## build 95
==> flow/design.v <==
`timescale 1ns/10ps
module  SOBEL(clk,reset,busy,ready,iaddr,idata,cdata_rd,cdata_wr,caddr_rd,caddr_wr,cwr,crd,csel	);
	input clk,reset;
	input ready;
	input [7:0] idata;
	input [7:0] cdata_rd;
	output reg busy;
	output reg [16:0] iaddr;
	output reg [7:0] cdata_wr;
	output [15:0] caddr_rd;
	output reg [15:0] caddr_wr;
	output reg cwr;
	output crd;
	output reg [1:0] csel;
	assign caddr_rd = 16'd0;
	assign crd = 1'b0;
	localparam IDLE = 2'd0, READ = 2'd1, WRITE = 2'd2, DONE = 2'd3;
	reg [1:0] state;
	reg [3:0] count;
	reg [16:0] count_iaddr;    
	reg [16:0] w_count;        
	reg [71:0] pixel_value;    
	reg [7:0] sobel_x;
	wire [71:0] win = {idata, pixel_value[63:0]};
	wire [7:0] p0 = win[7:0],   p1 = win[15:8],  p2 = win[23:16];
	wire [7:0] p3 = win[31:24], p5 = win[47:40];
	wire [7:0] p6 = win[55:48], p7 = win[63:56], p8 = win[71:64];
	wire signed [11:0] gx = $signed({4'b0, p0}) + $signed({3'b0, p3, 1'b0}) + $signed({4'b0, p6})
	                      - $signed({3'b0, p5, 1'b0}) - $signed({4'b0, p2}) - $signed({4'b0, p8});
	wire signed [11:0] gy_r = $signed({4'b0, pixel_value[7:0]}) + $signed({3'b0, pixel_value[15:8], 1'b0}) + $signed({4'b0, pixel_value[23:16]})
	                        - $signed({3'b0, pixel_value[63:56], 1'b0}) - $signed({4'b0, pixel_value[55:48]}) - $signed({4'b0, pixel_value[71:64]});
	function [7:0] clamp(input signed [11:0] v);
		if (v > 255) clamp = 8'd255;
		else if (v < 0) clamp = 8'd0;
		else clamp = v[7:0];
	endfunction
	wire [8:0] temp_combine = sobel_x + cdata_wr + 9'd1;
	always @(posedge clk)
	begin
		if (reset) begin
			state <= IDLE;
			busy <= 1'b0;
			cwr <= 1'b0;
			csel <= 2'b00;
			count <= 4'd0;
			iaddr <= 17'd0;
			count_iaddr <= 17'd0;
			w_count <= 17'd0;
			caddr_wr <= 16'd0;
			cdata_wr <= 8'd0;
		end
		else begin
			case (state)
			IDLE: begin
				if (ready) begin
					busy <= 1'b1;
					state <= READ;
					count <= 4'd0;
					count_iaddr <= 17'd0;
					iaddr <= 17'd0;
					w_count <= 17'd0;
				end
			end
			READ: begin
				pixel_value[count*8 +: 8] <= idata;
				if (count == 4'd8) begin
					cwr <= 1'b1;
					csel <= 2'b01;
					cdata_wr <= clamp(gx);
					sobel_x <= clamp(gx);
					caddr_wr <= w_count[15:0];
					state <= WRITE;
				end
				else begin
					if (count == 4'd2 || count == 4'd5)
						iaddr <= iaddr + 17'd256;
					else
						iaddr <= iaddr + 17'd1;
					count <= count + 4'd1;
				end
			end
			WRITE: begin
				if (csel == 2'b01) begin
					csel <= 2'b10;
					cdata_wr <= clamp(gy_r);
				end
				else if (csel == 2'b10) begin
					csel <= 2'b11;
					cdata_wr <= temp_combine[8:1];
				end
				else begin
					cwr <= 1'b0;
					csel <= 2'b00;
					count <= 4'd0;
					w_count <= w_count + 17'd1;
					if (w_count == 17'd65535) begin
						busy <= 1'b0;
						state <= DONE;
					end
					else begin
						state <= READ;
						if (count_iaddr % 258 == 255) begin
							count_iaddr <= count_iaddr + 17'd3;
							iaddr <= count_iaddr + 17'd3;
						end
						else begin
							count_iaddr <= count_iaddr + 17'd1;
							iaddr <= count_iaddr + 17'd1;
						end
					end
				end
			end
			default: ;
			endcase
		end
	end
endmodule
Settings: LEC_CHECK=0, ABC_AREA=1, CAP_MARGIN=20, CORE_MARGIN=2, CORE_UTILIZATION=72, CTS_CLUSTER_DIAMETER=231, CTS_CLUSTER_SIZE=34, HOLD_SLACK_MARGIN=0.29, PLACE_DENSITY_LB_ADDON=0.19, SETUP_SLACK_MARGIN=-0.56, SLEW_MARGIN=20; clock period 7.24 ns.
run.sh (not shown) runs the stock make flow with config.mk's settings and CLKGATE_MAP_FILE=.
Status(build 95) = ERROR, stage = 5_1_grt
Input-level comparison between build 34 and build 95:
diff --git a/flow/config.mk b/flow/config.mk
--- a/flow/config.mk
+++ b/flow/config.mk
@@ -7,3 +7,2 @@
 export LEC_CHECK = 0
-export ABC_AREA = 1
 export CAP_MARGIN = 20
@@ -11,6 +10,2 @@
 export CORE_UTILIZATION = 72
-export CTS_CLUSTER_DIAMETER = 231
-export CTS_CLUSTER_SIZE = 34
-export HOLD_SLACK_MARGIN = 0.29
-export PLACE_DENSITY_LB_ADDON = 0.19
 export SETUP_SLACK_MARGIN = -0.56
==> flow/constraint.sdc <==
create_clock -name core_clock -period 8.39 [get_ports {clk}]
set_input_delay 1.6780 -clock core_clock [delete_from_list [all_inputs] [get_ports {clk}]]
set_output_delay 1.6780 -clock core_clock [all_outputs]
set_load 0.01 [all_outputs]
- As far as number of synthesized flops with an enable pin goes, build 34 and build 95 are indistinguishable; the numbers are identical.
- Build 34 vs. build 95: worst setup slack before clock tree synthesis went up 0.68 ns, chip area went down about 4.5%, floorplan die width went down about 2.3%.
- | build 34 | all stages done | FAIL | negative setup slack |
### build 34 -> build 70
diff --git a/flow/config.mk b/flow/config.mk
--- a/flow/config.mk
+++ b/flow/config.mk
@@ -9,4 +9,3 @@
 export CORE_MARGIN = 2
-export CORE_UTILIZATION = 72
-export SETUP_SLACK_MARGIN = -0.56
+export CORE_UTILIZATION = 22
 export SLEW_MARGIN = 20
==> flow/constraint.sdc <==
create_clock -name core_clock -period 9.3 [get_ports {clk}]
set_input_delay 1.8600 -clock core_clock [delete_from_list [all_inputs] [get_ports {clk}]]
set_output_delay 1.8600 -clock core_clock [all_outputs]
set_load 0.01 [all_outputs]
--- outcome ---
Build 70 ended with every stage complete and zero timing, DRC or antenna violations.
As far as flop count goes, build 34 and build 70 are indistinguishable; the numbers are identical.
Number of placement rows grows by more than half when moving from build 34 to build 70.
Depth of the worst register-to-register path (build 70 vs. build 34) increases by a few percent
On sum of negative setup slack: between build 70 and build 34, it ends up higher for build 70.
Looking at build 70 and build 34, the register clock-pin slew on the reported worst setup and hold paths is a wash.
### build 70 -> build 41
diff --git a/flow/config.mk b/flow/config.mk
--- a/flow/config.mk
+++ b/flow/config.mk
@@ -8,4 +8,5 @@
 export CAP_MARGIN = 20
+export CORE_ASPECT_RATIO = 0.5
 export CORE_MARGIN = 2
-export CORE_UTILIZATION = 22
+export CORE_UTILIZATION = 62
 export SLEW_MARGIN = 20
==> flow/constraint.sdc <==
create_clock -name core_clock -period 4.47 [get_ports {clk}]
set_input_delay 0.8940 -clock core_clock [delete_from_list [all_inputs] [get_ports {clk}]]
set_output_delay 0.8940 -clock core_clock [all_outputs]
set_load 0.01 [all_outputs]
Results
- Largest net degree at the start of global routing delta for build 41 relative to build 70: 1.3% lower
- Of build 41 and build 70, the higher sequential share of layout area belongs to build 70.
- Nothing crashed in build 41 and all stages finished; the problem is that the final layout failed, the offending checks being negative setup slack.
- For non-clock buffer count, dividing the value from build 70 by the value from build 41 gives 0.44.
- Compared build 70 against build 41; synthesized area within noise.
- Relative to build 70, number of instances resized during post-cts repair increased by 85 in build 41.
- Diff build 70 -> build 41: number of antenna violations at the first check in global routing now sits higher, number of standard-cell rows in the floorplan decreased about 60%.
- On met2 layer usage reported by global route: build 41 sits above build 70.
- [build 41] shortest period the worst path allows fell 0.24 ns relative to build 70


RTL: the design.v shown in full above, as it stands there.
make LEC_CHECK=0 CAP_MARGIN=20 CORE_MARGIN=2 CORE_UTILIZATION=26 SLEW_MARGIN=25 finish   # period 9.6 ns
The first run finished with timing, DRC and antenna clean.
Next try:
CORE_ASPECT_RATIO = 0.5   (was unset)
CORE_UTILIZATION = 63   (was 26)
CTS_CLUSTER_DIAMETER = 290   (was unset)
CTS_CLUSTER_SIZE = 47   (was unset)
PLACE_DENSITY = 0.36   (was unset)
SETUP_SLACK_MARGIN = 2.82   (was unset)
SLEW_MARGIN = 20   (was 25)
TNS_END_PERCENT = 40   (was unset)
The changed run passed the timing, DRC and antenna checks.
Clock-buffer cell count shrinks by 1.
Core utilization grows by 45 points.
Worst setup slack loses 0.042 ns.
Die area shrinks by 58%.
Maximum frequency shrinks by 0.47%.
Via count grows by 6.0%.
Flip-flop count is unchanged.
Design area grows by 0.62%.
Clock skew is about the same.
Next try:
CELL_PAD_IN_SITES_DETAIL_PLACEMENT = 1   (was unset)
CELL_PAD_IN_SITES_GLOBAL_PLACEMENT = 3   (was unset)
CORE_ASPECT_RATIO = unset   (was 0.5)
CORE_UTILIZATION = 40   (was 63)
CTS_CLUSTER_DIAMETER = 55   (was 290)
CTS_CLUSTER_SIZE = unset   (was 47)
PLACE_DENSITY = unset   (was 0.36)
SETUP_SLACK_MARGIN = unset   (was 2.82)
TNS_END_PERCENT = unset   (was 40)
What happened: The new run went through all stages and came out clean; routed wire length grows by 9.5%; worst setup slack degrades by 0.072 ns; design area falls by 0.80%; register-to-register slack got worse by 0.07 ns.
Next try:
CELL_PAD_IN_SITES_DETAIL_PLACEMENT = unset   (was 1)
CELL_PAD_IN_SITES_GLOBAL_PLACEMENT = unset   (was 3)
CTS_CLUSTER_DIAMETER = unset   (was 55)
clock period = 9.3 ns   (was 9.6 ns; I/O delays follow)
Outcome: Utilization goes up by 0.48 points. Sequential share of layout area goes down by 0.26 points. Critical path depth is lower by 2. Non-clock buffer count grows by 20. Cell area grows by 1.0%. Global-route usage drops by 2.6 points.
Next try:
CORE_UTILIZATION = 61   (was 40)
SETUP_SLACK_MARGIN = 1.89   (was unset)
clock period = 6.92 ns   (was 9.3 ns; I/O delays follow)
After rerunning: This time the run finished but fails on setup timing; register-to-register slack loses 2.0 ns; setup slack loses 2.0 ns; design area climbs by 8.2%; global-route usage climbs by 13 points; clock skew barely changes; critical path depth drops by 5; wire length climbs by 12%; hold slack loses 0.0040 ns; cell count is about the same.
Next try:
CORE_UTILIZATION = 72   (was 61)
PLACE_DENSITY = 0.81   (was unset)
SETUP_SLACK_MARGIN = unset   (was 1.89)
clock period = 8.66 ns   (was 6.92 ns; I/O delays follow)
The changed run ran to the end with violations: setup timing. Setup slack is better by 0.96 ns. Synthesized area does not change. Non-clock buffer count falls by 53. Cell area falls by 4.3%. Cell count falls by 4.9%. Die area falls by 15%. Global-route usage rises by 12 points. Synthesized cell count does not change.


== run A ==
// SOBEL: RTL as listed in full above, without the edits since
clock: 10.1 ns
lec_check: 0
cap_margin: 20
core_margin: 2
core_utilization: 71
cts_cluster_size: 37
setup_slack_margin: 1.51
slew_margin: 20
Changes in run B relative to run A:
- removing CTS_CLUSTER_SIZE (formerly 37)
- changing CORE_UTILIZATION from 71 to 56
- changing the clock period (ns, I/O delays scaled along) from 10.1 to 5.18
Findings:
- Run B finished all stages; however, its layout fails the closing checks, the failures being setup timing.
- For run B, the worst setup path endpoint was iaddr[14], unlike run A, where it was count_iaddr[10].
- Final worst setup slack: run B vs run A down 4.22 ns
- Run B against run A: vias after detailed routing now sits lower, count of clock-net buffers in the final layout now sits higher.
- For the worst path arrival time, run B came in 0.63 ns lower than run A did.
- Run B — portion of the clock cycle consumed by the worst path in the final layout 74 points higher, run A as reference
- Run B has proportion of cell area occupied by registers below what run A had.
- Diff run A -> run B: routed wirelength normalized by instance count fell 19%, number of nets in the final layout +146.
> inputs changed (run B -> run C)
- putting ABC_AREA at 1 where nothing was set
- swapping 56 for 60 in CORE_UTILIZATION
- clearing SETUP_SLACK_MARGIN, which used to be 1.51
- swapping 5.18 for 8.57 in the clock period (ns, I/O delays scaled along)
### Flow results
- Both conditions hold for run C: the flow ran to the end and the final layout passed the timing, DRC and antenna checks.
- Diff run B -> run C: number of cells traversed by the worst hold path comparable; total negative slack for setup checks higher; area share of fa/ha/maj cells after synthesis down 0.94 points; overall routed net length +1.5%; cell depth of the worst setup path +about 60%.
- Compared with run B, run C shows horizontal die size lower by about 1%.
- For run C, the cell with the biggest individual delay on the critical path was sky130_fd_sc_hd__dfxtp_4, unlike run B, where it was sky130_fd_sc_hd__or4b_4.
- Post-layout worst setup margin for run C: 3.71 ns up relative to run B
- Tally of unique sky130hd cells used after synthesis down about 50% in run C wrt run B
The following lists how run D was set up differently from run C:
- an added SETUP_SLACK_MARGIN of 1.79
- a change of CORE_UTILIZATION from 60 to 70
- a change of the clock period (ns, I/O delays scaled along) from 8.57 to 9.75
==> comparison <==
Run C finished every step from synthesis to the final layout, and the layout passed the timing, DRC and antenna checks. Ran to the end and failed final checks on setup timing: run D. Run D: register fraction of the total cell area is 0.36 points higher than what run C reported. Run C → run D: core utilization climbed 12 points. What run C reported for critical path depth has to be multiplied by 1.06 to get the figure for run D. Layout buffer count excluding clock buffers shrinks by more than a quarter when moving from run C to run D. Against run C as the reference, run D delivers a higher total via count in the routed design.
#### Input delta (run E over run D)
- SETUP_SLACK_MARGIN removed (was 1.79)
- CORE_UTILIZATION changed from 70 to 66
- ABC_AREA removed (was 1)
- the clock period (ns, I/O delays scaled along) changed from 9.75 to 7.95
## What came out
- Every stage of run E finished as expected; the final checks, on the other hand, flagged setup timing, which means the layout fails.
- Of the two values seen for cell with the largest stage delay on the worst path, sky130_fd_sc_hd__or4_4 was produced by run E and sky130_fd_sc_hd__a31oi_1 by run D.
- Run E drops fewer vias than run D.
- Changes observed in run E relative to run D: fraction of met2 tracks used by global routing fell by 8.3 points; sequential cell area fell by 0.80%; final worst setup slack rose by 0.077 ns; wire length fell by about 28%.
diff inputs: run E => run F
- CORE_UTILIZATION: 66 -> 72
- CAP_MARGIN: 20 -> 0
--- outcome ---
Run F: aborted in global routing (tool error). Looking at post-CTS setup repair buffer count across run F and run E, the one that comes out lower is run E. On chip width: between run F and run E, it ends up lower for run F. Summary of run F over run E: number of cells in the design after placement moved down, area of the core saw a decrease, count of standard-cell rows dropped about 4%. Going from run E to run F, full die area -about 8%, number of resized instances in the post-cts repair step picked up an extra 17, synthesized-area fraction occupied by adder cells essentially unchanged.


## birch
RTL: the design.v shown in full above, as it stands there.
Settings: LEC_CHECK=0, ABC_AREA=1, CAP_MARGIN=20, CORE_MARGIN=2, CORE_UTILIZATION=70, SETUP_SLACK_MARGIN=1.89, SLEW_MARGIN=20; clock period 9.87 ns.
In birch the implementation completed, yet the final layout does not meet the checks, the culprit being negative setup slack.
> inputs changed (birch -> cedar)
diff --git a/flow/config.mk b/flow/config.mk
--- a/flow/config.mk
+++ b/flow/config.mk
@@ -6,8 +6,7 @@
 export NUM_CORES = 4
 export LEC_CHECK = 0
-export ABC_AREA = 1
 export CAP_MARGIN = 20
 export CORE_MARGIN = 2
-export CORE_UTILIZATION = 70
-export SETUP_SLACK_MARGIN = 1.89
+export CORE_UTILIZATION = 72
+export PLACE_DENSITY = 0.75
 export SLEW_MARGIN = 20
==> flow/constraint.sdc <==
create_clock -name core_clock -period 8.76 [get_ports {clk}]
set_input_delay 1.7520 -clock core_clock [delete_from_list [all_inputs] [get_ports {clk}]]
set_output_delay 1.7520 -clock core_clock [all_outputs]
set_load 0.01 [all_outputs]
Findings:
birch: all stages done; final checks FAILED (negative setup slack). cedar -> stages 100% | layout checks FAIL | negative setup slack. [cedar vs birch] arithmetic-cell share of the synthesized area counting full adders, half adders and majority gates: higher in cedar. Side by side, non-clock buffer count turned out higher in cedar than in birch. From birch to cedar the numbers moved as follows: fmax up 1.2%; cell count after synthesis shrank by 19%; overall fraction of global-route tracks in use now larger; post-CTS setup-driven buffer insertion count fell 53; total inserted antenna cells shows an increase of 3. [cedar vs birch] largest incremental delay on the critical path: higher in cedar. From cedar to birch, number of buffers added on ports did not move at all. A startpoint of the most critical setup path of count_iaddr[10] is what cedar shows, while count_iaddr[11] belongs to birch. Diff birch -> cedar: die area shows a reduction of 7.1%; hold slack fell 0.0076 ns.
